==> flow/run.sh <==
#!/bin/bash
# the make line also repeats each setting of config.mk as NAME=value (left out here)
make -C /OpenROAD-flow-scripts/flow DESIGN_CONFIG=/design/flow/config.mk WORK_HOME=/design/flow/orfs CLKGATE_MAP_FILE= finish
==> flow/config.mk <==
export PLATFORM = sky130hd
export DESIGN_NAME = Lab4
export DESIGN_NICKNAME = Lab4
export VERILOG_FILES = /design/flow/design.v
export SDC_FILE = /design/flow/constraint.sdc
export NUM_CORES = 4
export LEC_CHECK = 0
export CAP_MARGIN = 20
export CORE_MARGIN = 2
export CORE_UTILIZATION = 58
export CTS_CLUSTER_SIZE = 54
export PLACE_DENSITY = 0.6
export SLEW_MARGIN = 20
export TNS_END_PERCENT = 35
==> flow/constraint.sdc <==
create_clock -name core_clock -period 6.95 [get_ports {CLK}]
set_input_delay 1.3900 -clock core_clock [delete_from_list [all_inputs] [get_ports {CLK}]]
set_output_delay 1.3900 -clock core_clock [all_outputs]
set_load 0.01 [all_outputs]
==> flow/design.v <==
module mux2 #(parameter n = 16) (Out, InA, InB, Select);
	input 	[n-1:0]	InA, InB;
	input			Select;
	output 	[n-1:0]	Out;
	assign Out = Select ? InB : InA;
endmodule
module add(Out, InA, InB);
	input 		[4:0] InA, InB;
	output reg	[4:0] Out;
	always @(*) begin
		Out = InA + InB;
	end
endmodule
module SignExtend(Out, In);
	input 	[4:0] 	In;
	output 	[15:0] 	Out;
	assign Out = In[4] ? {11'b11111111111, In}:{11'b00000000000, In};
endmodule
module ALU (Out, Zero, InA, InB, ALU_opcode);
	input signed		[15:0]	InA, InB;
	input				[2:0]	ALU_opcode;
	output reg signed	[15:0]	Out;
	output reg					Zero;
	always @(*) begin
		case (ALU_opcode)
			3'd0:	Out = InA + InB;
			3'd1:	Out = InA - InB;
			3'd2:	Out = InA & InB;
			3'd3:	Out = InA | InB;
			3'd4:	Out = InA ^ InB;
			3'd5:	Out = InA >> InB[2:0];
			3'd6:	Out = InA >>> InB[2:0];
			3'd7:	Out = InA << InB[2:0];
		endcase
		Zero = (Out == 16'd0) ? 1'b1 : 1'b0;
	end
endmodule
module PC(PC, In, RST, CLK);
	input		[4:0] 	In;
	input 				CLK, RST;
	output reg	[4:0] 	PC;
	always @(posedge CLK) begin
		if (RST)
			PC <= 5'd0;
		else
			PC <= In;
	end
endmodule
module RegFile(	ReadData1, 
				ReadData2,
				REG0,
				REG1,
				REG2,
				REG3,
				REG4,
				REG5,
				REG6,
				REG7,
				WriteData, 
				ReadWriteEn, 
				WriteAddress, 
				ReadAddress1, 
				ReadAddress2, 
				RST,
				CLK);
	input 			ReadWriteEn, RST, CLK;	
	input	[2:0] 	WriteAddress, ReadAddress1, ReadAddress2;
	input	[15:0] 	WriteData;
	output 	[15:0] 	ReadData1, ReadData2;
	output	[15:0] 	REG0, REG1, REG2, REG3, REG4, REG5, REG6, REG7;
	reg 	[15:0] array_reg [7:0];
	reg 	[15:0] reg1, reg2;
	integer i;
	always @(posedge CLK) begin
		if (RST) begin
			for (i=0; i<8; i=i+1)
				array_reg[i] <= 16'd0;
		end
		else if(ReadWriteEn) begin
			if (WriteAddress != 3'd0)
				array_reg[WriteAddress] <= WriteData;	
		end
	end
	always @(*) begin 
			reg1 = array_reg[ReadAddress1];
			reg2 = array_reg[ReadAddress2];
	end	
	assign REG0 = array_reg[0];
	assign REG1 = array_reg[1];
	assign REG2 = array_reg[2];
	assign REG3 = array_reg[3];
	assign REG4 = array_reg[4];
	assign REG5 = array_reg[5];
	assign REG6 = array_reg[6];
	assign REG7 = array_reg[7];
	assign ReadData1 = reg1;
	assign ReadData2 = reg2;
endmodule
module DMEM(ReadData, Address, WriteData, WriteEn, RST, CLK);
	input 				CLK, RST, WriteEn;
	input 		[15:0] 	Address, WriteData;
	output 	 	[15:0] 	ReadData;
	reg [15:0] array_reg [15:0];
	integer i;
	always @ (posedge CLK)begin
		if (RST) begin
			for (i=0; i<16; i=i+1)
				array_reg[i] <= 16'd0;
		end
		else if (WriteEn)
			array_reg[Address[3:0]] <= WriteData;
	end
	assign ReadData = array_reg[Address[3:0]];
endmodule
module Control(PCSrc, RegSrc, RegWrEn, ALUSrc, ALUopcode, DmemWrEn, WrSrc, INST, z);
	input				z;
	input		[4:0] 	INST;
	output reg	[2:0] 	ALUopcode;
	output reg 			PCSrc, RegSrc, RegWrEn, ALUSrc, DmemWrEn, WrSrc;
	always @(*) begin
		PCSrc = 1'b0;
		RegSrc = 1'b0;
		RegWrEn = 1'b0;
		ALUSrc = 1'b0;
		DmemWrEn = 1'b0;
		WrSrc = 1'b1;
		ALUopcode = 3'd0;
		if(INST[4] == 1'b0) begin		 
			PCSrc = 1'b0;
			RegSrc = 1'b1;
			RegWrEn = 1'b1;
			ALUSrc = 1'b0; 				
			DmemWrEn = 1'b0;
			WrSrc = 1'b1;
			if(INST[3:0] == 4'b0010) ALUopcode = 3'd0; 	 
			if(INST[3:0] == 4'b0011) ALUopcode = 3'd1;	 
			if(INST[3:0] == 4'b0100) ALUopcode = 3'd2;	 
			if(INST[3:0] == 4'b0101) ALUopcode = 3'd3;	 
			if(INST[3:0] == 4'b0110) ALUopcode = 3'd4;	 
			if(INST[3:0] == 4'b1000) ALUopcode = 3'd5; 	 
			if(INST[3:0] == 4'b1001) ALUopcode = 3'd6;	 
			if(INST[3:0] == 4'b1010) ALUopcode = 3'd7;	 
		end
		else if(INST[4] == 1'd1) begin
			if(INST[3] == 1'b0) begin 			 
				PCSrc = 1'b0;
				RegSrc = 1'b1;
				RegWrEn = 1'b1;
				ALUSrc = 1'b1;
				DmemWrEn = 1'b0;
				WrSrc = 1'b1;
				if(INST[2:0] == 3'b010) ALUopcode = 3'd0; 	 
				if(INST[2:0] == 3'b100) ALUopcode = 3'd2;	 
				if(INST[2:0] == 3'b101) ALUopcode = 3'd3;	 
				if(INST[2:0] == 3'b110) ALUopcode = 3'd4;	 
			end
			else if (INST[3] == 1'b1) begin
				if (INST[3:0] == 4'b1100) begin     
					PCSrc = 1'b0;
					RegSrc = 1'b0;
					RegWrEn = 1'b1;
					ALUSrc = 1'b1;
					DmemWrEn = 1'b0;
					WrSrc = 1'b0;
					ALUopcode = 3'd0; 	 
				end
				else if (INST[3:0] == 4'b1101) begin     
					PCSrc = 1'b0;
					RegSrc = 1'b0;
					RegWrEn = 1'b0;
					ALUSrc = 1'b1;
					DmemWrEn = 1'b1;
					WrSrc = 1'b0;
					ALUopcode = 3'd0; 	 
				end
				else if (INST[3:0] == 4'b1110) begin     
					RegSrc = 1'b0;
					RegWrEn = 1'b0;
					ALUSrc = 1'b0;
					DmemWrEn = 1'b0;
					WrSrc = 1'b1;
					ALUopcode = 3'd1; 	 
					if(z == 1'b1)
						PCSrc = 1'b1;
					else	
						PCSrc = 1'b0;
				end
				else if (INST[3:0] == 4'b1111) begin     
					RegSrc = 1'b0;
					RegWrEn = 1'b0;
					ALUSrc = 1'b0;
					DmemWrEn = 1'b0;
					WrSrc = 1'b1;
					ALUopcode = 3'd1; 	 
					if(z == 1'b1)
						PCSrc = 1'b0;
					else	
						PCSrc = 1'b1;
				end
			end
		end
	end
endmodule
module Datapath (CLK, RST, INSTR, PCSrc, RegSrc, RegWrEn, ALUSrc, ALUopcode, DmemWrEn, WrSrc, INST, Zero, PC,
				REG0, REG1, REG2, REG3, REG4, REG5, REG6, REG7, ALU_result, outDMEM, ALU_A, ALU_B
				);
	input			CLK, RST, PCSrc, RegSrc, RegWrEn, ALUSrc, DmemWrEn, WrSrc;
	input 	[2:0]	ALUopcode;
	input	[15:0]	INSTR;
	output	[5:0]	PC;
	output 	[15:0]	REG0, REG1, REG2, REG3, REG4, REG5, REG6, REG7;
	output	[15:0]	ALU_result, outDMEM;
	output	[4:0]	INST;
	output			Zero;
	output	[15:0]	ALU_A, ALU_B;
	wire	[15:0]	instruction;
	wire 	[4:0]	PCout;
	wire	[4:0]	pc0, pc1, muxPC;
	wire	[2:0]	muxRegFile;
	wire	[15:0]	A, B;
	wire	[15:0]	kq_signExtend, muxALU;
	wire	[15:0]	outALU;
	wire	[15:0]	muxDataWr;
	mux2 #(.n(5)) inst0(.Select(PCSrc), .InA(pc0), .InB(pc1), .Out(muxPC));
	PC inst1(.CLK(CLK), .RST(RST), .In(muxPC), .PC(PCout));
	add inst2(.InA(5'd1), .InB(PCout), .Out(pc0));
	assign instruction = INSTR;	 
	add inst4(.InA(instruction[4:0]), .InB(PCout), .Out(pc1));
	assign PC = PCout << 1;
	assign INST = instruction[15:11];
	mux2 #(.n(3)) inst5(.Select(RegSrc), .InA(instruction[10:8]), .InB(instruction[4:2]), .Out(muxRegFile));
	RegFile inst6 (	.ReadData1(A), 
					.ReadData2(B),
					.REG0(REG0),
					.REG1(REG1),
					.REG2(REG2),
					.REG3(REG3),
					.REG4(REG4),
					.REG5(REG5),
					.REG6(REG6),
					.REG7(REG7),
					.WriteData(muxDataWr), 
					.ReadWriteEn(RegWrEn), 
					.WriteAddress(instruction[10:8]), 
					.ReadAddress1(instruction[7:5]), 
					.ReadAddress2(muxRegFile), 
					.RST(RST),
					.CLK(CLK));
	SignExtend inst7(.In(instruction[4:0]), .Out(kq_signExtend));
	mux2 #(.n(16)) inst8(.Select(ALUSrc), .InA(B), .InB(kq_signExtend), .Out(muxALU));
	ALU inst9(.InA(A), .InB(muxALU), .ALU_opcode(ALUopcode), .Out(outALU), .Zero(Zero));
	DMEM inst10(.ReadData(outDMEM), .Address(outALU), .WriteData(B), .WriteEn(DmemWrEn), .RST(RST), .CLK(CLK));
	mux2 #(.n(16)) inst11(.Select(WrSrc), .InA(outDMEM), .InB(outALU), .Out(muxDataWr));
	assign ALU_result = outALU;
	assign ALU_A = A;
	assign ALU_B = muxALU;
endmodule
module Lab4(CLK, RST, INSTR, PC, REG0, REG1, REG2, REG3, REG4, REG5, REG6, REG7, 
		inst_opcode, ALUopcode, ALU_result, Zero, outDMEM, ALU_A, ALU_B);
	input	CLK, RST;
	input		[15:0]	INSTR;
	output 		[5:0]	PC;
	output 		[15:0]	REG0, REG1, REG2, REG3, REG4, REG5, REG6, REG7;
	output 		[4:0]	inst_opcode;
	output 		[2:0]	ALUopcode;
	output 		[15:0]	ALU_result, outDMEM, ALU_A, ALU_B;
	output				Zero;
	wire 				PCSrc, RegSrc, RegWrEn, ALUSrc, DmemWrEn, WrSrc;
	Control c(.PCSrc(PCSrc), .RegSrc(RegSrc), 
			.RegWrEn(RegWrEn), .ALUSrc(ALUSrc), 
			.ALUopcode(ALUopcode), 
			.DmemWrEn(DmemWrEn), .WrSrc(WrSrc), 
			.INST(inst_opcode), .z(Zero));
	Datapath d(	.CLK(CLK), .RST(RST), .INSTR(INSTR), .PCSrc(PCSrc), .RegSrc(RegSrc), 
				.RegWrEn(RegWrEn), .ALUSrc(ALUSrc), 
				.ALUopcode(ALUopcode), .DmemWrEn(DmemWrEn), 
				.WrSrc(WrSrc), .INST(inst_opcode), .Zero(Zero), .PC(PC),
				.REG0(REG0), .REG1(REG1), .REG2(REG2), .REG3(REG3), 
				.REG4(REG4), .REG5(REG5), .REG6(REG6), .REG7(REG7), .ALU_result(ALU_result),
				.outDMEM(outDMEM), .ALU_A(ALU_A), .ALU_B(ALU_B)
				);
endmodule
==> qor_table.md, run 1 <==
| Metric | Reported |
|---|---|
| Run status | finished with violations |
| Layout check fault list | setup timing |
| Max-slew violations | 0 |
| Initial Util | 58.61% |
| Clock-net power | 2350 µW |
| Final weighted congestion in routability-driven placement | 1.019 |
| Count of cell types in the netlist | 97 |
| Worst Hold Class | flop to flop |
| Sequential cell area | 11630 µm² |
| RSZ-0062 raised after global routing | yes |
| Vias after detailed routing | 23898 |
| Hold Crit Start | d.inst1.PC[0] |
| Share of async-settable or async-resettable flops after synthesis | 0% |
| Maximum number of pins on one net before global-route repair | 49 |
| Final WS setup | -0.5847 ns |
| Largest family of logic cells by area | simple AND/OR/NAND/NOR gates |
| Max-slew headroom | 17.42% |
| Placeable core region | 39550 µm² |
| Fraction of met1 tracks used by global routing | 58.17% |
| Arrival time of the worst setup path | 6.14 ns |
| Critical Path End | outDMEM[6] |
| Synth top area cells | edfxtp_1 (50%), nor2_1 (7.2%), mux2i_1 (7.0%) |
| Syn. warnings | 6 |
| Via count of the first global-routing pass | 22645 |
| Chip area estimate from yosys synthesis | 23180 µm² |
| Endpoint of the worst register-to-register path | d.inst1.PC[4] |
| Internal Pwr Total | 6623 µW |
| Number of flops mapped to enable cells by yosys | 384 |
| Kind of critical path | input pin to output port |
| Power share of the combinational group | 53.0% |
| End-of-flow core utilization | 83.40% |
| Worst path slowest cell | and3_4 |
| GRT Resource Usage Total | 47.85% |
| Most common cell in the synthesized netlist | nor2_1 |
| Iteration-0 DRC count of the detailed router | 4387 |
| Synthesized cell area | 23180 µm² |
| Layout net count | 2959 |
| Worst reg2reg path depth | 38 |
| Max Fclk | 132.7 MHz |
| Maximum root-to-sink buffer count | 3 |
| Met3 Usage GRT | 12.71% |
| Simple-gate share of the synthesized area | 16.42% |
| Design area | 32980 µm² |
| Global-route met2 utilization | 75.28% |
| Startpoint kind of the worst setup timing path | input pin |
| WHS Path Cells | 2 |
| Area added between synthesis and finish | 42.28% |
| Tally of filler cells in the layout | 1957 |
| Power density over the cells | 331.5 nW/µm² |
| Tally of nets with antenna violations remaining after routing | 0 |
| Quantity of hold-fixing buffers added after cts | 0 |
| Leak | 0.01355 µW |
| Clock Latency Late Sink | 0.63 ns |
| Post-placement cell area | 29410 µm² |
| Endpoint with the worst hold slack | d.inst1.PC[0] |
| Drt first pass iters | 12 |
| XOR/XNOR Fraction of Synth Area | 1.171% |
| Crit share post-route | 108.4% |
| Crit-path max cell delay | 0.33 ns |
| MUX share of area | 12.31% |
| Total DRC errors in the routed layout | 0 |
| Routed wire per std cell | 31.31 µm |
| Clock slew seen by the registers of the worst setup and hold paths | 0.06 ns |
| Sw frac | 39.42% |
| Commonest cells in the synthesized netlist | nor2_1 (442), edfxtp_1 (384), nand2_1 (167), mux2i_1 (161), clkbuf_1 (90) |
| Clk pwr share | 21.5% |
| Inserted Clock Buffers | 40 |
| Fin Clk Skew | 0.04479 ns |
| Number of logic stages on the critical path including buffering | 29 |
| Global-route layer with the greatest usage | met2 |
| CTS tree | built |
| Clock H-tree levels | 2 |
| Area taken by multi-input logic gates | 11750 µm² |
| Power of the sequential group | 2790 µW |
| Final setup TNS | -10.43 ns |
| Total of endpoints with negative setup slack in the final report | 31 |
| Count of buffering cells on the critical path with inverters included | 9 |
| Worst setup path start | INSTR[14] |
| Total wire length after detailed routing | 107700 µm |
| Peak supply drop | 0.0003437 V |
| Share of synthesized cell area in full adder, half adder and majority cells | 3.033% |
| Combinational power | 5790 µW |
| Yosys cell count | 2180 |
| Global-route wire length before repair | 145000 µm |
| Net Sw Power | 4310 µW |
| Most common reg cell | edfxtp_1 |
| Critical register-to-register path startpoint | d.inst6.array_reg[5][0] |
| Reg2Reg Setup Slack | 0.39 ns |
| Final critical path time including I/O delays and setup | 7.535 ns |
| Cell Rows | 73 |
| Final Total Pwr | 10930 µW |
| Clock tree root driver cell | clkbuf_16 |
| Number of antenna violations at the first check in global routing | 8 |
| Cell type with the highest occurrence count on the critical path | buf_6 |
| Highest-power group | combinational logic |
| Post-synthesis register bit count | 389 |
| Transition at the pin with the smallest max-transition slack | 1.239 ns |
| WP data required | 5.56 ns |
| Die Height | 203.9 µm |
| Number of buffers inserted by port buffering | 223 |
| Crit end category | output port |
| Most area-hungry cell type in the Yosys netlist | edfxtp_1 |
| Count of warning messages emitted by the tools | 51 |
| HPWL after DPL | 66570 µm |
| Final Hold Violating Endpoints | 0 |
| Overall die width | 203.9 µm |
| Aoi share | 12.25% |
| Average size of a mapped cell | 10.63 µm² |
| Top area contributor share | 49.74% |
| Fraction of the yosys area taken by sequential cells | 50.18% |
| IO Count | 225 |
| Top Family by Delay on Critical Path | simple AND/OR/NAND/NOR gates |
| Total congestion overflow | 0 |
| Count of mapped cells out of synthesis | 2180 |
| Maximum fanout along the worst path | 6 |
| Reg power frac | 25.5% |
| Number of maximum-capacitance constraint violations | 0 |
| Die Outline Area | 41580 µm² |
| Clock tree sinks | 389 |
| Via/cell ratio | 6.945 |
timing repair:
item,in CTS,in global routing
buffers inserted,64,35
pin swaps,94,74
resized,302,147
setup endpoints to repair,38,40
cloned,7,0
layout make-up:
| class | instances | share of cell area [%] |
|---|---|---|
| diodes | 1 | 0.007587 |
| clock buffers | 41 | 3.046 |
| clock inverters | 30 | 1.070 |
| inverters | 53 | 0.6752 |
| multi-input cells | 1583 | 35.63 |
| flip-flops and latches | 389 | 35.26 |
| well taps | 525 | 1.992 |
| repair buffers | 818 | 22.29 |
| repair inverters | 1 | 0.02655 |
per-stage QoR:
stage	cells	hold WS, ns	worst slack, ns
floorplan	2196	0.6286	-0.5635
global placement	3267	0.5994	-1.371
detailed placement	3267	0.6131	-1.506
CTS	3408	0.6272	-0.4013
global route	3441	0.6524	-0.7821
finish	3441	0.6249	-0.5847
metal layers:
layer  share of wire, %  vias to the layer above
met5              0.097                        -
li1                   -                     9390
met2                 43                     2571
met4                 10                       10
met3                 15                      810
met1                 31                    11117
==> run 2: changes to the inputs <==
ABC_AREA = 1   (was unset)
CELL_PAD_IN_SITES_DETAIL_PLACEMENT = 0   (was unset)
CELL_PAD_IN_SITES_GLOBAL_PLACEMENT = 0   (was unset)
CORE_UTILIZATION = 23   (was 58)
CTS_CLUSTER_DIAMETER = 144   (was unset)
CTS_CLUSTER_SIZE = unset   (was 54)
GPL_TIMING_DRIVEN = 0   (was unset)
MIN_ROUTING_LAYER = met2   (was unset)
PLACE_DENSITY = 0.68   (was 0.6)
SLEW_MARGIN = 35   (was 20)
TNS_END_PERCENT = 20   (was 35)
clock period = 12.0 ns   (was 6.95 ns; I/O delays follow)
==> run 2 against run 1 <==
Compared with the run above:
- wire length shrank 2.1%
- still fails the layout checks on setup timing
- cell area decreased by 15%
- core utilization is 54 points lower
- highest routed layer unchanged
- worst setup slack gained 0.51 ns
- largest cell class is now flip-flops and latches
- synthesized cell count increased by 27%
- critical path depth decreased by 5
- largest power group unchanged
- sequential power shrank 42%
==> qor_table.md, run 2 <==
| Metric | Reported |
|---|---|
| Total wire length after detailed routing | 105500 µm |
| Sequential cell area | 11630 µm² |
| Number of flops mapped to enable cells by yosys | 384 |
| CTS tree | built |
| Syn. warnings | 6 |
| Via count of the first global-routing pass | 30313 |
| Internal Pwr Total | 2985 µW |
| Yosys cell count | 2762 |
| Endpoint of the worst register-to-register path | d.inst1.PC[4] |
| Net Sw Power | 2253 µW |
| Aoi share | 5.863% |
| Clock tree root driver cell | clkbuf_16 |
| Clock tree sinks | 389 |
| Most area-hungry cell type in the Yosys netlist | edfxtp_1 |
| Crit end category | output port |
| Cell Rows | 114 |
| Placeable core region | 96850 µm² |
| Crit-path max cell delay | 0.72 ns |
| Power of the sequential group | 1610 µW |
| Vias after detailed routing | 28939 |
| Highest-power group | combinational logic |
| Inserted Clock Buffers | 44 |
| Crit share post-route | 100.7% |
| Commonest cells in the synthesized netlist | nand2_1 (833), nor2_1 (470), edfxtp_1 (384), nand3_1 (231), inv_1 (214) |
| Layout net count | 3115 |
| Global-route wire length before repair | 149000 µm |
| Global-route met2 utilization | 34.43% |
| Arrival time of the worst setup path | 9.68 ns |
| Via/cell ratio | 6.628 |
| Met3 Usage GRT | 41.70% |
| Critical Path End | outDMEM[8] |
| MUX share of area | 0% |
| Fraction of the yosys area taken by sequential cells | 51.62% |
| IO Count | 225 |
| Clock slew seen by the registers of the worst setup and hold paths | 0.06 ns |
| Fraction of met1 tracks used by global routing | 0% |
| Average size of a mapped cell | 8.159 µm² |
| Routed wire per std cell | 24.16 µm |
| Area added between synthesis and finish | 24.74% |
| GRT Resource Usage Total | 31.27% |
| Top Family by Delay on Critical Path | simple AND/OR/NAND/NOR gates |
| Worst setup path start | INSTR[11] |
| WP data required | 9.60 ns |
| Die Outline Area | 100500 µm² |
| Most common cell in the synthesized netlist | nand2_1 |
| Count of warning messages emitted by the tools | 45 |
| Combinational power | 2120 µW |
| Kind of critical path | input pin to output port |
| Number of maximum-capacitance constraint violations | 0 |
| Maximum fanout along the worst path | 10 |
| Max Fclk | 82.79 MHz |
| Power density over the cells | 186.3 nW/µm² |
| Total of endpoints with negative setup slack in the final report | 3 |
| WHS Path Cells | 3 |
| Layout check fault list | setup timing |
| Critical register-to-register path startpoint | d.inst6.array_reg[6][1] |
| Share of async-settable or async-resettable flops after synthesis | 0% |
| Non-filler cells in the finished layout | 4366 |
| Power share of the combinational group | 40.4% |
| Hold_ws | 0.5922 ns |
| Max-slew headroom | 27.76% |
| Largest family of logic cells by area | simple AND/OR/NAND/NOR gates |
| Post-synthesis register bit count | 389 |
| Clock-net power | 1520 µW |
| Clk pwr share | 28.9% |
| Initial Util | 23.27% |
| Drt first pass iters | 27 |
| Synth top area cells | edfxtp_1 (51%), nand2_1 (14%), nor2_1 (7.8%) |
| Number of instances in the placed design | 4271 |
| Die Height | 317.0 µm |
| Run status | finished with violations |
| Hold Crit Start | d.inst1.PC[0] |
| Endpoint with the worst hold slack | d.inst1.PC[0] |
| Worst reg2reg path depth | 43 |
| Peak supply drop | 0.0001173 V |
| Count of mapped cells out of synthesis | 2762 |
| Number of logic stages on the critical path including buffering | 24 |
| End-of-flow core utilization | 29.02% |
| Sw frac | 43.01% |
| Global-route layer with the greatest usage | met3 |
| Final WS setup | -0.07892 ns |
| Number of buffers inserted by port buffering | 217 |
| Most common reg cell | edfxtp_1 |
| Sequence of cells on the critical path | clkdlybuf4s50_1 -> inv_2 -> nor2_1 -> o21ai_1 -> nand3_1 -> nor2_1 -> inv_1 -> nor2_2 -> inv_2 -> nand2_1 -> o21ai_0 -> fa_1 -> inv_1 -> nor2_1 -> o21ai_0 -> nand2_2 -> nand2_1 -> inv_1 -> buf_2 -> nand2_1 -> nand2_1 -> nor2_1 -> inv_1 -> clkdlybuf4s50_1 |
| Final weighted congestion in routability-driven placement | 1.039 |
| Maximum root-to-sink buffer count | 3 |
| Placement-stage worst setup slack | 0.5287 ns |
| Iteration-0 DRC count of the detailed router | 7821 |
| Tally of nets with antenna violations remaining after routing | 0 |
| Reg2Reg Setup Slack | 4.02 ns |
| Clock Latency Late Sink | 0.65 ns |
| Total congestion overflow | 0 |
| Fin Clk Skew | 0.02358 ns |
| Top area contributor share | 51.17% |
| Leak | 0.01162 µW |
| Tally of filler cells in the layout | 10281 |
| Reg power frac | 30.7% |
| Share of synthesized cell area in full adder, half adder and majority cells | 3.120% |
| Maximum number of pins on one net before global-route repair | 17 |
| Area taken by multi-input logic gates | 9483 µm² |
| Synthesized cell area | 22530 µm² |
| Overall die width | 317.0 µm |
| Number of antenna violations at the first check in global routing | 0 |
| HPWL after DPL | 77240 µm |
| Worst path slowest cell | clkdlybuf4s50_1 |
| Chip area estimate from yosys synthesis | 22530 µm² |
| Final Hold Violating Endpoints | 0 |
| Count of buffering cells on the critical path with inverters included | 9 |
| Transition at the pin with the smallest max-transition slack | 1.076 ns |
| XOR/XNOR Fraction of Synth Area | 0.7773% |
| Total DRC errors in the routed layout | 0 |
| Startpoint kind of the worst setup timing path | input pin |
| Clock H-tree levels | 2 |
| Max-slew violations | 0 |
| Count of cell types in the netlist | 50 |
| Simple-gate share of the synthesized area | 31.54% |
| Final critical path time including I/O delays and setup | 12.08 ns |
| Final setup TNS | -0.1651 ns |
| Worst Hold Class | flop to flop |
-- run 2: cell type report --
type | instances | share of cell area, %
diodes | 15 | 0.1335
plain buffers | 153 | 2.640
clock buffers | 47 | 3.957
clock inverters | 32 | 1.634
inverters | 227 | 3.058
multi-input cells | 2009 | 33.74
flip-flops and latches | 389 | 41.38
well taps | 1276 | 5.680
repair buffers | 218 | 7.781
-- run 2: metal layers --
layer | up-vias | wire length (µm)
li1 | 9623 | -
met1 | 9629 | 0
met2 | 8253 | 44690
met3 | 1367 | 45090
met4 | 67 | 13400
met5 | - | 2288
-- run 2: timing repair --
action	4_1_cts	5_1_grt
setup endpoints to repair	0	19
hold buffers	0	0
buffers inserted	0	1
gates resized	0	21
-- run 2: metrics by stage --
step	total power [µW]	cell area, µm²
2_1_floorplan	2556	22590
4_1_cts	4951	27940
3_5_place_dp	3490	26370
3_3_place_gp	3496	26360
5_1_grt	5357	28070
6_report	5238	28110
==> run 3: changes to the inputs <==
ABC_AREA = unset   (was 1)
CELL_PAD_IN_SITES_GLOBAL_PLACEMENT = unset   (was 0)
CORE_ASPECT_RATIO = 0.59   (was unset)
CORE_UTILIZATION = 47   (was 23)
CTS_CLUSTER_DIAMETER = 97   (was 144)
GPL_ROUTABILITY_DRIVEN = 0   (was unset)
GPL_TIMING_DRIVEN = 1   (was 0)
MIN_ROUTING_LAYER = unset   (was met2)
PLACE_DENSITY = unset   (was 0.68)
PLACE_DENSITY_LB_ADDON = 0.03   (was unset)
SETUP_SLACK_MARGIN = 4.14   (was unset)
SLEW_MARGIN = 20   (was 35)
TNS_END_PERCENT = unset   (was 20)
clock period = 15.4 ns   (was 12.0 ns; I/O delays follow)
==> run 3 against run 2 <==
Compared with the run above:
- critical endpoint is now Zero
- first-iteration DRC count down 56%
- now clean on timing, DRC and antenna
- clock skew down 0.0071 ns
- core utilization up 30 points
- cell count down 28%
==> qor_table.md, run 3 <==
| Metric | Reported |
|---|---|
| Clock tree root driver cell | clkbuf_16 |
| Total of endpoints with negative setup slack in the final report | 0 |
| Hold Crit Start | d.inst1.PC[0] |
| Initial Util | 47.66% |
| Crit share post-route | 73.72% |
| Final critical path time including I/O delays and setup | 11.35 ns |
| Kind of critical path | input pin to output port |
| Sequential cell area | 11630 µm² |
| Sequence of cells on the critical path | buf_4 -> buf_12 -> a21bo_4 -> buf_4 -> and3_1 -> a211oi_1 -> or4_1 -> buf_12 -> a31o_2 -> a21oi_1 -> xnor2_1 -> ha_1 -> a21o_1 -> a21oi_1 -> nand2_1 -> xnor2_1 -> a221o_1 -> o22ai_1 -> a31oi_4 -> nand2_1 -> nor3_1 -> nand3_1 -> a2111oi_4 -> buf_2 |
| Highest-power group | combinational logic |
| Critical register-to-register path startpoint | d.inst6.array_reg[0][0] |
| Clock tree sinks | 389 |
| Peak supply drop | 0.00009720 V |
| Transition at the pin with the smallest max-transition slack | 1.165 ns |
| Via count of the first global-routing pass | 19142 |
| Maximum fanout along the worst path | 25 |
| Power share of the combinational group | 47.3% |
| Endpoint of the worst register-to-register path | d.inst1.PC[4] |
| Total inserted antenna cells | 0 |
| Drt first pass iters | 6 |
| GRT Resource Usage Total | 37.67% |
| Share of async-settable or async-resettable flops after synthesis | 0% |
| Post-placement cell area | 26000 µm² |
| Vias after detailed routing | 20582 |
| Final Hold Violating Endpoints | 0 |
| Total wire length after detailed routing | 98470 µm |
| Via/cell ratio | 6.567 |
| Endpoint with the worst hold slack | d.inst1.PC[0] |
| Die Height | 174.6 µm |
| Global-route wire length before repair | 139400 µm |
| HPWL after DPL | 64670 µm |
| Number of logic stages on the critical path including buffering | 24 |
| Placement-stage worst setup slack | 1.284 ns |
| CTS tree | built |
| Run status | complete, no violations |
| Syn. warnings | 6 |
| Sum of routed wire segments on met1 | 40310 µm |
| Most common reg cell | edfxtp_1 |
| Sw frac | 40.55% |
| Post-synthesis register bit count | 389 |
| Count of cell types in the netlist | 97 |
| Final setup TNS | 0 ns |
| Max-slew violations | 0 |
| Overall die width | 293.1 µm |
| Arrival time of the worst setup path | 8.27 ns |
| Inserted Clock Buffers | 40 |
| Tally of nets with antenna violations remaining after routing | 0 |
| Critical Path End | Zero |
| Maximum number of pins on one net before global-route repair | 48 |
| Crit end category | output port |
| Clock Latency Late Sink | 0.57 ns |
| Top Family by Delay on Critical Path | AND-OR/OR-AND gates |
| Routed wire per std cell | 31.42 µm |
| Total DRC errors in the routed layout | 0 |
| Share of synthesized cell area in full adder, half adder and majority cells | 3.033% |
| Clk pwr share | 22.6% |
| Max-slew headroom | 22.31% |
| Clock H-tree levels | 2 |
| Total met2 wirelength after detailed routing | 38670 µm |
| Reg power frac | 30.1% |
| Tally of filler cells in the layout | 4146 |
| Power density over the cells | 144.0 nW/µm² |
| DR top layer | met4 |
| Hold_ws | 0.6007 ns |
| Aoi share | 12.25% |
| Fraction of the yosys area taken by sequential cells | 50.18% |
| Area taken by multi-input logic gates | 11130 µm² |
| Number of buffers inserted by port buffering | 223 |
| Reg2Reg Setup Slack | 8.24 ns |
| Leak | 0.01123 µW |
| IO Count | 225 |
| Yosys cell count | 2180 |
| Count of buffering cells on the critical path with inverters included | 5 |
| Clock slew seen by the registers of the worst setup and hold paths | 0.06 ns |
| Cell Rows | 62 |
| Worst path slowest cell | or4_1 |
| Die Outline Area | 51180 µm² |
| Total congestion overflow | 0 |
| Count of mapped cells out of synthesis | 2180 |
| Top area contributor share | 49.74% |
| Worst Hold Class | flop to flop |
| Quantity of hold-fixing buffers added after cts | 0 |
| Combinational power | 1970 µW |
| Net Sw Power | 1685 µW |
| Largest family of logic cells by area | simple AND/OR/NAND/NOR gates |
| Commonest cells in the synthesized netlist | nor2_1 (442), edfxtp_1 (384), nand2_1 (167), mux2i_1 (161), clkbuf_1 (90) |
| Most common cell in the synthesized netlist | nor2_1 |
| Design area | 28870 µm² |
| Area added between synthesis and finish | 24.56% |
| Most area-hungry cell type in the Yosys netlist | edfxtp_1 |
| Iteration-0 DRC count of the detailed router | 3468 |
| Fin Clk Skew | 0.01651 ns |
| MUX share of area | 12.31% |
| Layout net count | 2541 |
| Max Fclk | 88.08 MHz |
| DR WL met3 | 16300 µm |
| Worst reg2reg path depth | 34 |
| Worst setup path start | INSTR[2] |
| Maximum root-to-sink buffer count | 3 |
| Count of warning messages emitted by the tools | 46 |
| Synth top area cells | edfxtp_1 (50%), nor2_1 (7.2%), mux2i_1 (7.0%) |
| Number of flops mapped to enable cells by yosys | 384 |
| Power of the sequential group | 1250 µW |
| WHS Path Cells | 2 |
| Startpoint kind of the worst setup timing path | input pin |
| Average size of a mapped cell | 10.63 µm² |
| Chip area estimate from yosys synthesis | 23180 µm² |
| Number of antenna violations at the first check in global routing | 2 |
| WP data required | 12.32 ns |
| Placeable core region | 48640 µm² |
| Internal Pwr Total | 2471 µW |
| Simple-gate share of the synthesized area | 16.42% |
| Number of maximum-capacitance constraint violations | 0 |
| Synthesized cell area | 23180 µm² |
| Final WS setup | 4.047 ns |
| Crit-path max cell delay | 0.58 ns |
| Clock-net power | 938 µW |
| XOR/XNOR Fraction of Synth Area | 1.171% |
| RSZ-0062 raised after global routing | yes |
==> run 3: per-layer routing <==
metal | global-route usage [%] | vias up
met5 | 0 | -
met1 | 57.05 | 10136
met4 | 10.41 | 0
met3 | 13.70 | 201
li1 | - | 8568
met2 | 50.06 | 1677
==> run 3: final cells by class <==
cell class	count	area share, %
sequential	389	40.28
tap	640	2.773
multi-input combinational	1585	38.54
timing repair inverter	2	0.07800
inverter	53	0.8537
clock buffer	50	3.597
timing repair buffer	397	13.35
clock inverter	18	0.5200
==> run 3: stage by stage <==
stage          util (%)  power [µW]  std cells
6_report          59.36        4157       3134
5_1_grt           59.36        4253       3134
4_1_cts           58.48        3958       3096
3_5_place_dp      53.46        2809       2963
3_3_place_gp      53.46        2804       2963
2_1_floorplan         -        2136       2196
==> run 3: timing repair <==
action	in CTS	in global routing
pin swaps	39	35
endpoints found under the setup margin	34	22
setup buffers	57	33
gates cloned	8	5
gates resized	196	71
endpoints found under the hold margin	0	0
==> run 4: changes to the inputs <==
ABC_AREA = 1   (was unset)
CELL_PAD_IN_SITES_DETAIL_PLACEMENT = unset   (was 0)
CORE_ASPECT_RATIO = 0.7   (was 0.59)
CORE_UTILIZATION = 72   (was 47)
CTS_CLUSTER_DIAMETER = 372   (was 97)
CTS_CLUSTER_SIZE = 98   (was unset)
GPL_ROUTABILITY_DRIVEN = unset   (was 0)
GPL_TIMING_DRIVEN = unset   (was 1)
PLACE_DENSITY = 0.38   (was unset)
PLACE_DENSITY_LB_ADDON = unset   (was 0.03)
SETUP_SLACK_MARGIN = 0.35   (was 4.14)
TNS_END_PERCENT = 10   (was unset)
clock period = 5.05 ns   (was 15.4 ns; I/O delays follow)
==> run 4 against run 3 <==
Compared with the run above:
- the flow now stops in clock tree synthesis
- die size decreased by 36%
- synthesized area shrank 2.8%
- synthesized cell count is 27% higher
==> qor_table.md, run 4 <==
| Metric | Reported |
|---|---|
| Most common cell in the synthesized netlist | nand2_1 |
| Cell Rows | 54 |
| Post-placement cell area | 28850 µm² |
| Top area contributor share | 51.17% |
| Synth top area cells | edfxtp_1 (51%), nand2_1 (14%), nor2_1 (7.8%) |
| Post-synthesis register bit count | 389 |
| Placeable core region | 31010 µm² |
| Yosys cell count | 2762 |
| Chip area estimate from yosys synthesis | 22530 µm² |
| Final weighted congestion in routability-driven placement | 1.225 |
| Number of flops mapped to enable cells by yosys | 384 |
| MUX share of area | 0% |
| Most area-hungry cell type in the Yosys netlist | edfxtp_1 |
| IO Count | 225 |
| Most common reg cell | edfxtp_1 |
| Number of buffers inserted by port buffering | 223 |
| Simple-gate share of the synthesized area | 31.54% |
| Initial Util | 72.66% |
| Overall die width | 215.5 µm |
| Number of instances in the placed design | 3762 |
| Share of synthesized cell area in full adder, half adder and majority cells | 3.120% |
| HPWL after DPL | 71530 µm |
| Share of async-settable or async-resettable flops after synthesis | 0% |
| Syn. warnings | 6 |
| Commonest cells in the synthesized netlist | nand2_1 (833), nor2_1 (470), edfxtp_1 (384), nand3_1 (231), inv_1 (214) |
| Aoi share | 5.863% |
| XOR/XNOR Fraction of Synth Area | 0.7773% |
| Die Outline Area | 32750 µm² |
| First Error | [ERROR DPL-0038] Utilization greater than 100%, impossible to legalize |
| Fraction of the yosys area taken by sequential cells | 51.62% |
| Average size of a mapped cell | 8.159 µm² |
| Run status | aborted with a tool error |
| Die Height | 152.0 µm |
| Synthesized cell area | 22530 µm² |
| Count of mapped cells out of synthesis | 2762 |
| Count of cell types in the netlist | 50 |
| Fail Step | clock tree synthesis |
| Largest family of logic cells by area | simple AND/OR/NAND/NOR gates |
[run 4: through the flow]
stage,worst slack (ns),hold slack [ns]
floorplan,-1.360,0.6494
detailed placement,-2.567,0.7322
global placement,-2.169,0.7013
==> run 5: changes to the inputs <==
ABC_AREA = 0   (was 1)
CELL_PAD_IN_SITES_DETAIL_PLACEMENT = 0   (was unset)
CELL_PAD_IN_SITES_GLOBAL_PLACEMENT = 0   (was unset)
CORE_ASPECT_RATIO = unset   (was 0.7)
CORE_UTILIZATION = 23   (was 72)
CTS_CLUSTER_DIAMETER = 144   (was 372)
CTS_CLUSTER_SIZE = unset   (was 98)
GPL_TIMING_DRIVEN = 0   (was unset)
MIN_ROUTING_LAYER = met2   (was unset)
PLACE_DENSITY = 0.39   (was 0.38)
SETUP_SLACK_MARGIN = 2.08   (was 0.35)
SLEW_MARGIN = 35   (was 20)
TNS_END_PERCENT = 20   (was 10)
clock period = 12.0 ns   (was 5.05 ns; I/O delays follow)
==> run 5 against run 4 <==
Compared with the run above:
- now clean on timing, DRC and antenna
- synthesized cell count is 21% lower
- synthesized area is 2.9% higher
- die size increased to 3.2 times the previous value
==> qor_table.md, run 5 <==
| Metric | Reported |
|---|---|
| Run status | complete, no violations |
| Number of flops mapped to enable cells by yosys | 384 |
| Number of instances in the placed design | 3717 |
| Vias after detailed routing | 27362 |
| Endpoint of the worst register-to-register path | d.inst1.PC[4] |
| Total wire length after detailed routing | 125400 µm |
| Arrival time of the worst setup path | 7.60 ns |
| HPWL after DPL | 86680 µm |
| Power density over the cells | 192.8 nW/µm² |
| Chip area estimate from yosys synthesis | 23180 µm² |
| Iteration-0 DRC count of the detailed router | 5624 |
| Number of logic stages on the critical path including buffering | 16 |
| Post-synthesis register bit count | 389 |
| Kind of critical path | input pin to output port |
| Clk pwr share | 22.9% |
| Critical Path End | outDMEM[9] |
| Number of buffers inserted by port buffering | 214 |
| Die Height | 321.5 µm |
| Hold Crit Start | d.inst1.PC[1] |
| Routed wire per std cell | 31.69 µm |
| Area added between synthesis and finish | 37.01% |
| Top Family by Delay on Critical Path | multiplexers |
| Critical register-to-register path startpoint | d.inst6.array_reg[7][1] |
| Syn. warnings | 6 |
| Crit end category | output port |
| Clock H-tree levels | 2 |
| Clock-net power | 1400 µW |
| Clock tree sinks | 389 |
| Number of antenna violations at the first check in global routing | 2 |
| Power of the sequential group | 1620 µW |
| Die Outline Area | 103300 µm² |
| Inserted Clock Buffers | 46 |
| Non-filler cells in the finished layout | 3958 |
| Final setup TNS | 0 ns |
| Clock Latency Late Sink | 0.63 ns |
| Combinational power | 3110 µW |
| Area taken by multi-input logic gates | 12010 µm² |
| WHS Path Cells | 3 |
| Crit-path max cell delay | 0.60 ns |
| Sw frac | 43.22% |
| Share of async-settable or async-resettable flops after synthesis | 0% |
| Maximum root-to-sink buffer count | 3 |
| Sequence of cells on the critical path | buf_2 -> buf_6 -> mux4_2 -> mux2i_4 -> clkinvlp_4 -> mux2i_1 -> o22ai_1 -> and2_1 -> buf_4 -> nor2_4 -> buf_12 -> mux2_2 -> o211ai_1 -> a21oi_4 -> or2_4 -> clkdlybuf4s15_2 |
| Design area | 31760 µm² |
| Worst reg2reg path depth | 38 |
| Initial Util | 23.18% |
| Share of synthesized cell area in full adder, half adder and majority cells | 3.033% |
| Reg2Reg Setup Slack | 4.56 ns |
| Leak | 0.01189 µW |
| Worst setup path start | INSTR[6] |
| Commonest cells in the synthesized netlist | nor2_1 (442), edfxtp_1 (384), nand2_1 (167), mux2i_1 (161), clkbuf_1 (90) |
| Fraction of the yosys area taken by sequential cells | 50.18% |
| GRT Resource Usage Total | 35.74% |
| Worst path slowest cell | o211ai_1 |
| WP data required | 9.60 ns |
| Worst Hold Class | flop to flop |
| Peak supply drop | 0.0001132 V |
| Maximum number of pins on one net before global-route repair | 17 |
| Internal Pwr Total | 3476 µW |
| IO Count | 225 |
| Total of endpoints with negative setup slack in the final report | 0 |
| Via/cell ratio | 6.913 |
| Transition at the pin with the smallest max-transition slack | 0.9853 ns |
| Drt first pass iters | 10 |
| Final Hold Violating Endpoints | 0 |
| Post-placement cell area | 27260 µm² |
| Count of mapped cells out of synthesis | 2180 |
| Largest family of logic cells by area | simple AND/OR/NAND/NOR gates |
| Most common reg cell | edfxtp_1 |
| MUX share of area | 12.31% |
| Count of warning messages emitted by the tools | 46 |
| Highest-power group | combinational logic |
| Sequential cell area | 11630 µm² |
| Final weighted congestion in routability-driven placement | 0.9677 |
| Total congestion overflow | 0 |
| Tally of nets with antenna violations remaining after routing | 0 |
| RSZ-0062 raised after global routing | yes |
| Power share of the combinational group | 50.7% |
| Via count of the first global-routing pass | 30138 |
| Final critical path time including I/O delays and setup | 9.995 ns |
| Layout net count | 2679 |
| Maximum fanout along the worst path | 10 |
| Count of cell types in the netlist | 97 |
| Synth top area cells | edfxtp_1 (50%), nor2_1 (7.2%), mux2i_1 (7.0%) |
| Number of maximum-capacitance constraint violations | 0 |
| Tally of filler cells in the layout | 10209 |
| Global-route wire length before repair | 169900 µm |
| Clock tree root driver cell | clkbuf_16 |
| Max-slew violations | 0 |
| Yosys cell count | 2180 |
| Startpoint kind of the worst setup timing path | input pin |
| Fin Clk Skew | 0.02222 ns |
| Count of buffering cells on the critical path with inverters included | 6 |
| Reg power frac | 26.4% |
| XOR/XNOR Fraction of Synth Area | 1.171% |
| Top area contributor share | 49.74% |
| Cell Rows | 116 |
| Net Sw Power | 2646 µW |
| Synthesized cell area | 23180 µm² |
| Average size of a mapped cell | 10.63 µm² |
| Max Fclk | 100.0 MHz |
| Total DRC errors in the routed layout | 0 |
| Most common cell in the synthesized netlist | nor2_1 |
| Clock slew seen by the registers of the worst setup and hold paths | 0.06 ns |
| Most area-hungry cell type in the Yosys netlist | edfxtp_1 |
| Endpoint with the worst hold slack | d.inst1.PC[1] |
| Crit share post-route | 83.29% |
| Placeable core region | 100000 µm² |
| Overall die width | 321.5 µm |
| Aoi share | 12.25% |
| Max-slew headroom | 34.31% |
| CTS tree | built |
| Simple-gate share of the synthesized area | 16.42% |
run 5: timing repair:
item	in CTS	in global routing
setup endpoints to repair	471	26
pin swaps	75	68
hold buffers	0	0
hold endpoints to repair	0	0
cloned	2	2
resized	434	118
setup buffers	98	36
run 5: through the flow:
step | setup slack [ns] | utilization, % | power (µW) | hold WS, ns
2_1_floorplan | 2.216 | - | 2742 | 0.6286
3_3_place_gp | -1.505 | 27.01 | 3870 | 0.6447
3_5_place_dp | -1.271 | 27.26 | 3891 | 0.6539
4_1_cts | 2.053 | 30.92 | 5724 | 0.6694
5_1_grt | 1.899 | 31.73 | 6244 | 0.7294
6_report | 2.005 | 31.76 | 6122 | 0.6674
run 5: layer usage:
metal  up-vias  share of wire [%]  GRT usage [%]
met5         -                2.1          20.76
met4        76                8.8          8.660
met3       988                 43          47.52
met2      8591                 47          40.78
met1      8883                  0              -
li1       8824                  -              -
run 5: layout make-up:
cell class	count	area share [%]
flip-flops and latches	389	36.62
repair buffers	361	10.66
repair inverters	1	0.03546
well taps	1298	5.113
diodes	21	0.1655
inverters	53	0.8076
clock buffers	55	3.798
plain buffers	171	4.408
clock inverters	26	0.5909
multi-input cells	1583	37.80
==> run 6: changes to the inputs <==
ABC_AREA = unset   (was 0)
CELL_PAD_IN_SITES_DETAIL_PLACEMENT = unset   (was 0)
CELL_PAD_IN_SITES_GLOBAL_PLACEMENT = unset   (was 0)
CORE_UTILIZATION = 61   (was 23)
CTS_CLUSTER_DIAMETER = unset   (was 144)
GPL_TIMING_DRIVEN = unset   (was 0)
MIN_ROUTING_LAYER = unset   (was met2)
PLACE_DENSITY = unset   (was 0.39)
PLACE_DENSITY_LB_ADDON = 0.1   (was unset)
SETUP_SLACK_MARGIN = 1.85   (was 2.08)
SLEW_MARGIN = 20   (was 35)
TNS_END_PERCENT = 5   (was 20)
clock period = 6.47 ns   (was 12.0 ns; I/O delays follow)
==> run 6 against run 5 <==
Compared with the run above:
- the flow now stops in global routing
- synthesized cell count is the same
- die size fell by 62%
- synthesized area is the same
==> qor_table.md, run 6 <==
| Metric | Reported |
|---|---|
| Run status | aborted with a tool error |
| Fail Step | global routing |
| First Error | [ERROR GRT-0232] Routing congestion too high. Check the congestion heatmap in the GUI. |
| GRT Resource Usage Total | 85.00% |
| Overall die width | 198.9 µm |
| Clock tree root driver cell | clkbuf_16 |
| Yosys cell count | 2180 |
| Count of mapped cells out of synthesis | 2180 |
| Die Height | 198.9 µm |
| Count of cell types in the netlist | 97 |
| Number of flops mapped to enable cells by yosys | 384 |
| IO Count | 225 |
| Syn. warnings | 6 |
| Maximum root-to-sink buffer count | 3 |
| Number of buffers inserted by port buffering | 223 |
| Clock tree sinks | 389 |
| Clock H-tree levels | 2 |
| Most area-hungry cell type in the Yosys netlist | edfxtp_1 |
| Synthesized cell area | 23180 µm² |
| Average size of a mapped cell | 10.63 µm² |
| HPWL after DPL | 69110 µm |
| XOR/XNOR Fraction of Synth Area | 1.171% |
| Most common reg cell | edfxtp_1 |
| Cell Rows | 71 |
| Largest family of logic cells by area | simple AND/OR/NAND/NOR gates |
| Fraction of the yosys area taken by sequential cells | 50.18% |
| Number of instances in the placed design | 3258 |
| Total congestion overflow | 412 |
| Post-synthesis register bit count | 389 |
| Simple-gate share of the synthesized area | 16.42% |
| Share of synthesized cell area in full adder, half adder and majority cells | 3.033% |
| Final weighted congestion in routability-driven placement | 1.082 |
| Synth top area cells | edfxtp_1 (50%), nor2_1 (7.2%), mux2i_1 (7.0%) |
| Share of async-settable or async-resettable flops after synthesis | 0% |
| Inserted Clock Buffers | 39 |
| Placeable core region | 37580 µm² |
| Die Outline Area | 39580 µm² |
| Most common cell in the synthesized netlist | nor2_1 |
| MUX share of area | 12.31% |
| Aoi share | 12.25% |
| Initial Util | 61.69% |
| Commonest cells in the synthesized netlist | nor2_1 (442), edfxtp_1 (384), nand2_1 (167), mux2i_1 (161), clkbuf_1 (90) |
| Quantity of hold-fixing buffers added after cts | 0 |
| Chip area estimate from yosys synthesis | 23180 µm² |
| Post-placement cell area | 29660 µm² |
| Top area contributor share | 49.74% |
[run 6: per-stage QoR]
| step | setup slack (ns) | hold slack [ns] | utilization [%] |
|---|---|---|---|
| CTS | -0.6559 | 0.6598 | 85.89 |
| detailed placement | -1.771 | 0.6427 | 78.92 |
| global placement | -1.674 | 0.6225 | 78.92 |
| floorplan | -0.8836 | 0.6665 | - |
[run 6: what timing repair did]
action / CTS
buffers inserted: 56
endpoints found under the setup margin: 711
gates resized: 300
pin swaps: 74
endpoints found under the hold margin: 0
cloned: 7
[run 6: routing by layer]
metal	GRT usage (%)	GRT overflow
met1	84.59	15
met2	96.32	190
met3	74.26	23
met4	86.95	183
met5	49.81	1
==> run 7: changes to the inputs <==
CORE_UTILIZATION = 40   (was 61)
PLACE_DENSITY = 0.6   (was unset)
PLACE_DENSITY_LB_ADDON = unset   (was 0.1)
SETUP_SLACK_MARGIN = unset   (was 1.85)
TNS_END_PERCENT = unset   (was 5)
clock period = 9.54 ns   (was 6.47 ns; I/O delays follow)
==> run 7 against run 6 <==
Compared with the run above:
- die size increased by 51%
- synthesized area unchanged
- the run now finishes clean
- synthesized cell count unchanged
==> qor_table.md, run 7 <==
| Metric | Reported |
|---|---|
| IO Count | 225 |
| Clock Latency Late Sink | 0.60 ns |
| Synthesized cell area | 23180 µm² |
| Fraction of the yosys area taken by sequential cells | 50.18% |
| Count of mapped cells out of synthesis | 2180 |
| Largest family of logic cells by area | simple AND/OR/NAND/NOR gates |
| Worst setup path start | INSTR[15] |
| Sw frac | 37.42% |
| Layout net count | 2651 |
| Startpoint kind of the worst setup timing path | input pin |
| Commonest cells in the synthesized netlist | nor2_1 (442), edfxtp_1 (384), nand2_1 (167), mux2i_1 (161), clkbuf_1 (90) |
| Clk pwr share | 25.3% |
| Area added between synthesis and finish | 27.18% |
| Endpoint with the worst hold slack | d.inst1.PC[0] |
| Inserted Clock Buffers | 43 |
| Most area-hungry cell type in the Yosys netlist | edfxtp_1 |
| Power of the sequential group | 2030 µW |
| Top Family by Delay on Critical Path | AND-OR/OR-AND gates |
| Tally of nets with antenna violations remaining after routing | 0 |
| Via/cell ratio | 5.898 |
| Crit share post-route | 98.15% |
| Final weighted congestion in routability-driven placement | 0.9775 |
| Transition at the pin with the smallest max-transition slack | 1.090 ns |
| Die Outline Area | 59900 µm² |
| Fin Clk Skew | 0.02382 ns |
| Critical register-to-register path startpoint | d.inst6.array_reg[4][0] |
| Kind of critical path | input pin to output port |
| Power density over the cells | 226.8 nW/µm² |
| HPWL after DPL | 67730 µm |
| Run status | complete, no violations |
| Internal Pwr Total | 4185 µW |
| Worst reg2reg path depth | 35 |
| Combinational power | 2970 µW |
| Peak supply drop | 0.0001861 V |
| Clock slew seen by the registers of the worst setup and hold paths | 0.06 ns |
| Reg power frac | 30.3% |
| RSZ-0062 raised after global routing | no |
| Number of antenna violations at the first check in global routing | 0 |
| Worst path slowest cell | clkdlybuf4s50_1 |
| Number of logic stages on the critical path including buffering | 27 |
| Net Sw Power | 2502 µW |
| Reg2Reg Setup Slack | 2.62 ns |
| Via count of the first global-routing pass | 19250 |
| Number of flops mapped to enable cells by yosys | 384 |
| Critical Path End | outDMEM[6] |
| Post-synthesis register bit count | 389 |
| Total congestion overflow | 0 |
| Yosys cell count | 2180 |
| Highest-power group | combinational logic |
| GRT Resource Usage Total | 30.14% |
| Max-slew violations | 0 |
| Hold Crit Start | d.inst1.PC[0] |
| Overall die width | 244.7 µm |
| Final setup TNS | 0 ns |
| Number of buffers inserted by port buffering | 223 |
| Endpoint of the worst register-to-register path | d.inst1.PC[4] |
| Max-slew headroom | 27.31% |
| Simple-gate share of the synthesized area | 16.42% |
| Power share of the combinational group | 44.4% |
| Clock tree root driver cell | clkbuf_16 |
| Total of endpoints with negative setup slack in the final report | 0 |
| End-of-flow core utilization | 51.30% |
| Crit end category | output port |
| Synth top area cells | edfxtp_1 (50%), nor2_1 (7.2%), mux2i_1 (7.0%) |
| Maximum root-to-sink buffer count | 3 |
| Quantity of hold-fixing buffers added after cts | 0 |
| Crit-path max cell delay | 0.53 ns |
| WP data required | 7.63 ns |
| Count of buffering cells on the critical path with inverters included | 8 |
| Clock tree sinks | 389 |
| Area taken by multi-input logic gates | 10730 µm² |
| Total wire length after detailed routing | 91920 µm |
| Count of warning messages emitted by the tools | 44 |
| Die Height | 244.7 µm |
| Chip area estimate from yosys synthesis | 23180 µm² |
| Arrival time of the worst setup path | 7.46 ns |
| Aoi share | 12.25% |
| Maximum fanout along the worst path | 10 |
| Most common reg cell | edfxtp_1 |
| Number of maximum-capacitance constraint violations | 0 |
| XOR/XNOR Fraction of Synth Area | 1.171% |
| Placeable core region | 57480 µm² |
| Share of synthesized cell area in full adder, half adder and majority cells | 3.033% |
| Maximum number of pins on one net before global-route repair | 49 |
| Initial Util | 40.33% |
| MUX share of area | 12.31% |
| Total DRC errors in the routed layout | 0 |
| Routed wire per std cell | 27.24 µm |
| CTS tree | built |
| Drt first pass iters | 6 |
| Leak | 0.01165 µW |
| Tally of filler cells in the layout | 5237 |
| Worst Hold Class | flop to flop |
| Clock H-tree levels | 2 |
| Share of async-settable or async-resettable flops after synthesis | 0% |
| Most common cell in the synthesized netlist | nor2_1 |
| WHS Path Cells | 2 |
| Total inserted antenna cells | 0 |
| Final critical path time including I/O delays and setup | 9.364 ns |
| Syn. warnings | 6 |
| Sequential cell area | 11630 µm² |
| Count of cell types in the netlist | 97 |
| Clock-net power | 1690 µW |
| Final Hold Violating Endpoints | 0 |
| Average size of a mapped cell | 10.63 µm² |
| Cell Rows | 88 |
| Vias after detailed routing | 19900 |
| Global-route wire length before repair | 132400 µm |
| Max Fclk | 106.8 MHz |
| Top area contributor share | 49.74% |
| Iteration-0 DRC count of the detailed router | 1820 |
## run 7: layout make-up
cell class / instances / area share (%)
clock inverter: 24 / 1.014
multi-input combinational: 1583 / 36.38
inverter: 53 / 0.7087
sequential: 389 / 39.45
clock buffer: 52 / 3.764
timing repair buffer: 508 / 15.43
tap: 765 / 3.247
## run 7: through the flow
| step | total power, µW | cell area, µm² | setup WS, ns | instances | hold slack [ns] |
|---|---|---|---|---|---|
| floorplan | 3449 | 23240 | 0.7403 | 2196 | 0.6286 |
| global placement | 4928 | 27790 | -0.1574 | 3284 | 0.5706 |
| detailed placement | 4937 | 27790 | -0.1276 | 3284 | 0.5911 |
| CTS | 6628 | 29220 | 0.002280 | 3361 | 0.6044 |
| global route | 6908 | 29480 | 0.01391 | 3374 | 0.6607 |
| finish | 6686 | 29480 | 0.1765 | 3374 | 0.6004 |
## run 7: layer usage
layer | vias up | track usage (%) | share of wire, %
met4 | 0 | 11.96 | 4.2
met5 | - | 0 | 0
met3 | 162 | 4.920 | 8.4
li1 | 8776 | - | -
met1 | 9976 | 38.91 | 39
met2 | 986 | 50.57 | 48
## run 7: what timing repair did
action                     CTS  global route
buffers inserted             1            13
setup endpoints to repair    1            18
gates cloned                 0             0
pin swaps                    1            11
resized                      8            39
==> run 8: changes to the inputs <==
CORE_UTILIZATION = 56   (was 40)
CTS_CLUSTER_SIZE = 35   (was unset)
PLACE_DENSITY = unset   (was 0.6)
SETUP_SLACK_MARGIN = -0.53   (was unset)
clock period = 5.57 ns   (was 9.54 ns; I/O delays follow)
==> run 8 against run 7 <==
Compared with the run above:
- now fails the layout checks on setup timing
- wire length rose by 18%
- core utilization rose by 33 points
- first-iteration DRC count rose by 130%
- synthesized area did not move
==> qor_table.md, run 8 <==
| Metric | Reported |
|---|---|
| Tally of nets with antenna violations remaining after routing | 0 |
| Largest family of logic cells by area | simple AND/OR/NAND/NOR gates |
| Worst path slowest cell | ha_4 |
| Peak supply drop | 0.0004150 V |
| Max-slew headroom | 24.39% |
| Vias after detailed routing | 24375 |
| Critical register-to-register path startpoint | d.inst6.array_reg[4][0] |
| CTS tree | built |
| Transition at the pin with the smallest max-transition slack | 1.134 ns |
| XOR/XNOR Fraction of Synth Area | 1.171% |
| Internal Pwr Total | 7987 µW |
| Clock tree root driver cell | clkbuf_16 |
| Clock-net power | 2700 µW |
| Final weighted congestion in routability-driven placement | 1.018 |
| IO Count | 225 |
| Power share of the combinational group | 53.1% |
| DR top layer | met4 |
| Share of async-settable or async-resettable flops after synthesis | 0% |
| Total met2 wirelength after detailed routing | 47840 µm |
| Final Hold Violating Endpoints | 0 |
| Number of logic stages on the critical path including buffering | 27 |
| Commonest cells in the synthesized netlist | nor2_1 (442), edfxtp_1 (384), nand2_1 (167), mux2i_1 (161), clkbuf_1 (90) |
| Total wire length after detailed routing | 108700 µm |
| Overall die width | 207.5 µm |
| Most common reg cell | edfxtp_1 |
| Fin Clk Skew | 0.05610 ns |
| Synth top area cells | edfxtp_1 (50%), nor2_1 (7.2%), mux2i_1 (7.0%) |
| Via count of the first global-routing pass | 23148 |
| GRT Resource Usage Total | 45.87% |
| Most area-hungry cell type in the Yosys netlist | edfxtp_1 |
| Number of buffers inserted by port buffering | 223 |
| Reg2Reg Setup Slack | -0.74 ns |
| WP data required | 4.46 ns |
| Placeable core region | 40830 µm² |
| Final WS setup | -1.353 ns |
| Crit-path max cell delay | 0.29 ns |
| Layout check fault list | setup timing |
| Total DRC errors in the routed layout | 0 |
| Top Family by Delay on Critical Path | AND-OR/OR-AND gates |
| Die Height | 207.5 µm |
| Yosys cell count | 2180 |
| Maximum root-to-sink buffer count | 3 |
| Arrival time of the worst setup path | 5.81 ns |
| Inserted Clock Buffers | 40 |
| Count of mapped cells out of synthesis | 2180 |
| Hold Crit Start | d.inst1.PC[4] |
| MUX share of area | 12.31% |
| Number of flops mapped to enable cells by yosys | 384 |
| Post-synthesis register bit count | 389 |
| Number of maximum-capacitance constraint violations | 0 |
| Cell type with the highest occurrence count on the critical path | buf_4 |
| Max-slew violations | 0 |
| Syn. warnings | 6 |
| Count of cell types in the netlist | 97 |
| Top area contributor share | 49.74% |
| Combinational power | 6980 µW |
| Run status | finished with violations |
| Clock Latency Late Sink | 0.61 ns |
| Worst Hold Class | flop to flop |
| WHS Path Cells | 3 |
| Max Fclk | 144.4 MHz |
| Sw frac | 39.24% |
| RSZ-0062 raised after global routing | yes |
| Clock slew seen by the registers of the worst setup and hold paths | 0.06 ns |
| Crit share post-route | 124.3% |
| Aoi share | 12.25% |
| Fraction of the yosys area taken by sequential cells | 50.18% |
| Placement-stage worst setup slack | -2.397 ns |
| Global-route wire length before repair | 147900 µm |
| Most common cell in the synthesized netlist | nor2_1 |
| Reg power frac | 26.4% |
| Area added between synthesis and finish | 48.01% |
| Power of the sequential group | 3460 µW |
| DR WL met3 | 16130 µm |
| Routed wire per std cell | 30.32 µm |
| Count of warning messages emitted by the tools | 49 |
| Hold_ws | 0.6818 ns |
| Worst setup path start | INSTR[9] |
| Highest-power group | combinational logic |
| Via/cell ratio | 6.801 |
| Count of buffering cells on the critical path with inverters included | 7 |
| End-of-flow core utilization | 84.03% |
| Initial Util | 56.77% |
| Cell Rows | 74 |
| Final critical path time including I/O delays and setup | 6.923 ns |
| Startpoint kind of the worst setup timing path | input pin |
| Maximum fanout along the worst path | 11 |
| Worst reg2reg path depth | 36 |
| Die Outline Area | 43040 µm² |
| HPWL after DPL | 69100 µm |
| Net Sw Power | 5158 µW |
| Layout net count | 3092 |
| Clock tree sinks | 389 |
| Clock H-tree levels | 2 |
| Chip area estimate from yosys synthesis | 23180 µm² |
| Kind of critical path | input pin to output port |
| Sum of routed wire segments on met1 | 34530 µm |
| Leak | 0.01430 µW |
| Synthesized cell area | 23180 µm² |
| Average size of a mapped cell | 10.63 µm² |
| Total congestion overflow | 0 |
| Iteration-0 DRC count of the detailed router | 4215 |
| Crit end category | output port |
| Critical Path End | outDMEM[9] |
| Simple-gate share of the synthesized area | 16.42% |
| Number of antenna violations at the first check in global routing | 2 |
| Drt first pass iters | 8 |
| Total of endpoints with negative setup slack in the final report | 79 |
| Endpoint of the worst register-to-register path | d.inst1.PC[4] |
| Maximum number of pins on one net before global-route repair | 39 |
| Power density over the cells | 383.1 nW/µm² |
| Endpoint with the worst hold slack | d.inst1.PC[4] |
| Share of synthesized cell area in full adder, half adder and majority cells | 3.033% |
| Clk pwr share | 20.5% |
==> run 8: repair_timing <==
action                     CTS  global route
hold buffers                 0             0
buffers inserted           101            47
resized                    304           146
setup endpoints to repair  114            38
cloned                       3             2
pin swaps                  119           104
==> run 8: layout make-up <==
cell class,instances,area [µm²]
Tap cell,532,665.6
Fill cell,2045,6523
Clock inverter,30,241.5
Antenna cell,1,2.502
Clock buffer,44,1016
Timing Repair Buffer,951,8652
Inverter,53,219.0
Sequential cell,389,11630
Multi-Input combinational cell,1584,11880
==> run 8: per-layer routing <==
layer | up-vias | GRT usage (%)
met5 | - | 0
met4 | 0 | 30.49
met3 | 713 | 11.16
met2 | 2525 | 71.38
met1 | 11465 | 57.22
li1 | 9672 | -
==> run 8: per-stage QoR <==
| stage | area [µm²] | total power (µW) | std cells | setup TNS (ns) |
|---|---|---|---|---|
| finish | 34310 | 13150 | 3584 | -37.00 |
| floorplan | 23560 | 6095 | 2196 | -251.84 |
| global route | 34310 | 13320 | 3584 | -41.70 |
| detailed placement | 30580 | 9090 | 3383 | -543.36 |
| CTS | 33360 | 12300 | 3548 | -30.54 |
| global placement | 30580 | 8997 | 3383 | -491.17 |
Power figures rest on the tool's default switching activity, not on a simulated workload.
